==> run a: inputs <==
==> flow/design.v <==
module alu #(
    parameter INST_W = 4,
    parameter INT_W  = 6,
    parameter FRAC_W = 10,
    parameter DATA_W = INT_W + FRAC_W
)(
    input                      i_clk,
    input                      i_rst_n,
    input                      i_in_valid,
    output                     o_busy,
    input         [INST_W-1:0] i_inst,
    input  signed [DATA_W-1:0] i_data_a,
    input  signed [DATA_W-1:0] i_data_b,
    output                     o_out_valid,
    output        [DATA_W-1:0] o_data
);
    localparam ADD = 4'b0000,
	       	   SUB = 4'b0001,
	           MUL = 4'b0010,
	           ACC = 4'b0011,
	           SOFTPLUS = 4'b0100,
	       	   XOR = 4'b0101,
	       	   RS = 4'b0110,
	           LR = 4'b0111,
	           CNTZERO = 4'b1000,
	           RMATCH = 4'b1001,
			   DIV3 = 16'b0101_0101_0101_0101,  
			   DIV9 = 16'b0001_1100_0111_0001,
			   BUSY = 1;
	reg signed [DATA_W-1:0] i_data_a_R;
	reg signed [DATA_W-1:0] i_data_b_R;
	reg signed [DATA_W-1:0] o_data_R;
	reg		   [DATA_W-1:0] o_data_lock;
	reg	       [INST_W-1:0]	op;
	reg		   				o_busy_R;
	reg						valid_R;
	reg					    valid_lock;
	reg	signed [31:0]       mul_o;
	reg						mul_busy;
	reg						mul_valid;
	reg						mem_rst;
	reg						acc_valid;
	reg signed [DATA_W:0] add_ext1;
	reg signed [DATA_W:0] sub_ext1;
	reg signed [DATA_W*2-1:0] tmp;
	reg mul_cnt;
	reg 	   [3:0] idx;
	reg signed [DATA_W+3:0] acc_mem[15:0];
	reg signed [DATA_W+3:0] acc_tmp;
	reg 	   [DATA_W-1:0] tmp_lr;
	reg		   [4:0] zcnt;
	reg					fnd;
	reg 	   [DATA_W-4:0] match4;
	integer i;
	integer k;
	assign o_data = o_data_lock;
	assign o_busy = o_busy_R;
	assign o_out_valid = valid_lock;
	function automatic [DATA_W-1:0] rnd32_sat16;
		input [DATA_W*2-1:0] x;
		reg carry;
		reg [DATA_W*2-FRAC_W+1:0] round;		
		begin
			carry = x[FRAC_W-1];
			round = $signed({x[DATA_W*2-1], x[(DATA_W*2-1)-:22]}) + carry;
			rnd32_sat16 = (round[(DATA_W*2-FRAC_W)-:8] == {8{1'b0}} || round[(DATA_W*2-FRAC_W)-:8] == {8{1'b1}})? round[0+:16]: {round[DATA_W*2-FRAC_W], {15{!round[DATA_W*2-FRAC_W]}}};
		end	
	endfunction
	function automatic [DATA_W-1:0] rnd32_sat16_sh4;
		input [DATA_W*2-1:0] x;
		reg carry;
		reg [DATA_W*2-FRAC_W:0] round;
		reg [DATA_W*2-1:0] shift;		
		begin
			shift = x >> 6;
			carry = shift[FRAC_W-1];
			round = $signed({shift[DATA_W*2-1], shift[(DATA_W*2-1)-:22]}) + carry;
			rnd32_sat16_sh4 = (round[(DATA_W*2-FRAC_W)-:8] == {8{1'b0}} || round[(DATA_W*2-FRAC_W)-:8] == {8{1'b1}})? round[0+:16]: {round[DATA_W*2-FRAC_W], {15{!round[DATA_W*2-FRAC_W]}}};
		end	
	endfunction
	function automatic [DATA_W-1:0] sat_ext1;
		input [DATA_W:0] ext1;
		begin
			sat_ext1 = (ext1[DATA_W:DATA_W-1] == 2'b00 || ext1[DATA_W:DATA_W-1] == 2'b11)? ext1[DATA_W-1:0]: {ext1[DATA_W], {15{!ext1[DATA_W]}}};
		end
	endfunction
	function automatic [DATA_W-1:0] softplus;
		input signed [DATA_W-1:0] x;
		reg signed [DATA_W*2-1:0] sf_tmp;
		begin
			if(x >= 2048) begin
				softplus = x;
			end else if((x >= 0) && (x < 2048)) begin
				sf_tmp = $signed($signed({{x[DATA_W-1]}, x[0+:14], {1'b0}}) + 2048) * DIV3;
				softplus = rnd32_sat16_sh4(sf_tmp);
			end else if((x >= -1024) && (x < 0)) begin
				sf_tmp = $signed(x + 2048) * DIV3;
				softplus = rnd32_sat16_sh4(sf_tmp);
			end else if((x >= -2048) && (x < -1024)) begin
				sf_tmp = $signed($signed({{x[DATA_W-1]}, x[0+:14], {1'b0}}) + 5120) * DIV9;
				softplus = rnd32_sat16_sh4(sf_tmp);
			end else if((x >= -3072) && (x < -2048)) begin
				sf_tmp = $signed(x + 3072) * DIV9;
				softplus = rnd32_sat16_sh4(sf_tmp);
			end else if(x < -3072) begin
				softplus = 0;
			end else begin
				softplus = 0;
			end
		end
	endfunction
	always@(*) begin
		add_ext1 = 0;
		sub_ext1 = 0;
		mul_o = 0;
		acc_tmp = 0;
		zcnt = 0;
		match4 = 0;
		i = 0;
		case(op)
			ADD: begin
				add_ext1 = {i_data_a_R[DATA_W-1], i_data_a_R} + {i_data_b_R[DATA_W-1], i_data_b_R};
				o_data_R = sat_ext1(add_ext1);
			end
			SUB: begin
				sub_ext1 = {i_data_a_R[DATA_W-1], i_data_a_R} - {i_data_b_R[DATA_W-1], i_data_b_R};
				o_data_R = sat_ext1(sub_ext1);
			end
			MUL: begin
				mul_o = i_data_a_R * i_data_b_R;
				o_data_R = rnd32_sat16(mul_o);
			end
			ACC: begin 			
				acc_tmp = {{1'b0}, acc_mem[idx]} + {{4{i_data_b_R[DATA_W-1]}}, i_data_b_R};
				o_data_R = (acc_tmp[(DATA_W+3)-:5] == {5{1'b0}} || acc_tmp[(DATA_W+3)-:5] == {5{1'b1}})? acc_tmp[(DATA_W-1)-:16]: {acc_tmp[DATA_W+3], {15{!acc_tmp[DATA_W+3]}}};
			end
			SOFTPLUS: o_data_R = softplus(i_data_a_R);
			XOR: o_data_R = i_data_a_R ^ i_data_b_R;
			RS: o_data_R = i_data_a_R >>> i_data_b_R;
			LR: o_data_R = (i_data_a_R >> (DATA_W - i_data_b_R)) ^ (i_data_a_R << i_data_b_R);
			CNTZERO: begin
				zcnt = 0;
				for(i = 0; i < DATA_W; i = i + 1) begin
					if(i_data_a_R[i] && 1) zcnt = ((DATA_W-1) - i);
				end
				o_data_R = {{11{1'b0}}, zcnt};
			end
			RMATCH: begin
				for(i = 0; i <= DATA_W-4; i = i + 1) begin
					match4[i] = (i_data_a_R[i+:4] == i_data_b_R[(DATA_W-1-i)-:4]);
				end
				o_data_R = {{3{1'b0}}, match4};
			end
			default: o_data_R = 0;
		endcase
	end
	always@(*) begin
		idx = i_data_a_R[0+:4];
	end
    always@(posedge i_clk or negedge i_rst_n) begin
    	if(!i_rst_n) begin
			for(k = 0; k < 16; k = k + 1) begin
				acc_mem[k] <= 0;
			end
		end else if(op == ACC) begin
			acc_mem[idx] <= acc_mem[idx] + {{4{i_data_b_R[DATA_W-1]}}, i_data_b_R};
		end
	end
    always@(posedge i_clk or negedge i_rst_n) begin
    	if(!i_rst_n) begin
			i_data_a_R <= 0;
			i_data_b_R <= 0;
			op <= 0;		
		end else if(i_in_valid) begin
			i_data_a_R <= i_data_a;
			i_data_b_R <= i_data_b;
			op <= i_inst;
		end else begin
			i_data_a_R <= 0;
			i_data_b_R <= 0;
			op <= op;
		end           
    end
	always@(posedge i_clk or negedge i_rst_n) begin
    	if(!i_rst_n) begin
    		o_busy_R <= 0;
    	end else if(i_in_valid) begin
    		o_busy_R <= 1;
    	end else if(valid_R) begin
    		o_busy_R <= 0;
    	end else begin
    		o_busy_R <= 0;
    	end
    end
	always@(posedge i_clk or negedge i_rst_n) begin
    	if(!i_rst_n) begin
    		valid_R <= 0;
    	end else if(i_in_valid) begin
    		valid_R <= 1;
    	end else begin
    		valid_R <= 0;
    	end
    end
	always@(posedge i_clk or negedge i_rst_n) begin
    	if(!i_rst_n) begin
			o_data_lock <= 0;
		end else if(valid_R) begin
			o_data_lock <= o_data_R;
		end else begin
			o_data_lock <= 0;
		end           
    end
    always@(posedge i_clk or negedge i_rst_n) begin
    	if(!i_rst_n) begin
    		valid_lock <= 0;
    	end else if(valid_R) begin
    		valid_lock <= 1;
    	end else begin
    		valid_lock <= 0;
    	end
    end
endmodule
==> flow/run.sh <==
#!/bin/bash
# the make line also repeats each setting of config.mk as NAME=value (left out here)
make -C /OpenROAD-flow-scripts/flow DESIGN_CONFIG=/design/flow/config.mk WORK_HOME=/design/flow/orfs CLKGATE_MAP_FILE= finish
==> flow/config.mk <==
export PLATFORM = sky130hd
export DESIGN_NAME = alu
export DESIGN_NICKNAME = alu
export VERILOG_FILES = /design/flow/design.v
export SDC_FILE = /design/flow/constraint.sdc
export NUM_CORES = 4
export LEC_CHECK = 0
export CAP_MARGIN = 20
export CORE_MARGIN = 2
export CORE_UTILIZATION = 72
export PLACE_DENSITY_LB_ADDON = 0.0
export SETUP_SLACK_MARGIN = 2.28
export SLEW_MARGIN = 20
==> flow/constraint.sdc <==
create_clock -name core_clock -period 7.73 [get_ports {i_clk}]
set_input_delay 1.5460 -clock core_clock [delete_from_list [all_inputs] [get_ports {i_clk}]]
set_output_delay 1.5460 -clock core_clock [all_outputs]
set_load 0.01 [all_outputs]
==> inputs of run b, as changes to run a <==
Settings changed: PLACE_DENSITY_LB_ADDON 0.0 to not set, SETUP_SLACK_MARGIN 2.28 to -0.81.
==> flow/constraint.sdc (replaced) <==
create_clock -name core_clock -period 8.34 [get_ports {i_clk}]
set_input_delay 1.6680 -clock core_clock [delete_from_list [all_inputs] [get_ports {i_clk}]]
set_output_delay 1.6680 -clock core_clock [all_outputs]
set_load 0.01 [all_outputs]
==> qor summary <==
	run b	run a
Run status	finished with violations	did not finish
Failing step	-	global routing (5_1_grt)
Reasons for failing layout checks	negative setup slack	-
Most numerous cell in the Yosys netlist	sky130_fd_sc_hd__inv_1	sky130_fd_sc_hd__inv_1
Xor and xnor fraction of the mapped netlist area	4.45%	4.45%
Number of instances in the placed design	6739	7033
Synthesized-area fraction occupied by ao, oa, aoi and oai cells	18.0%	18.0%
GPL Wtd Cong	1.09	1.13
Post-place instance area	0.0522 mm^2	0.0553 mm^2
Worst setup slack before clock tree synthesis	-0.530 ns	-0.336 ns
Estimated wirelength of the detail-placed design	139000 um	145000 um
Num CTS Buffers	39	38
Quantity of I/O buffers inserted on ports	56	56
Setup fix buffers added after clock tree synthesis	0	128
Number of cell rows	96	96
Gates resized, CTS repair	0	357
Post-synth ARST share	100%	100%
Summed standard-cell area reported by yosys	0.0496 mm^2	0.0496 mm^2
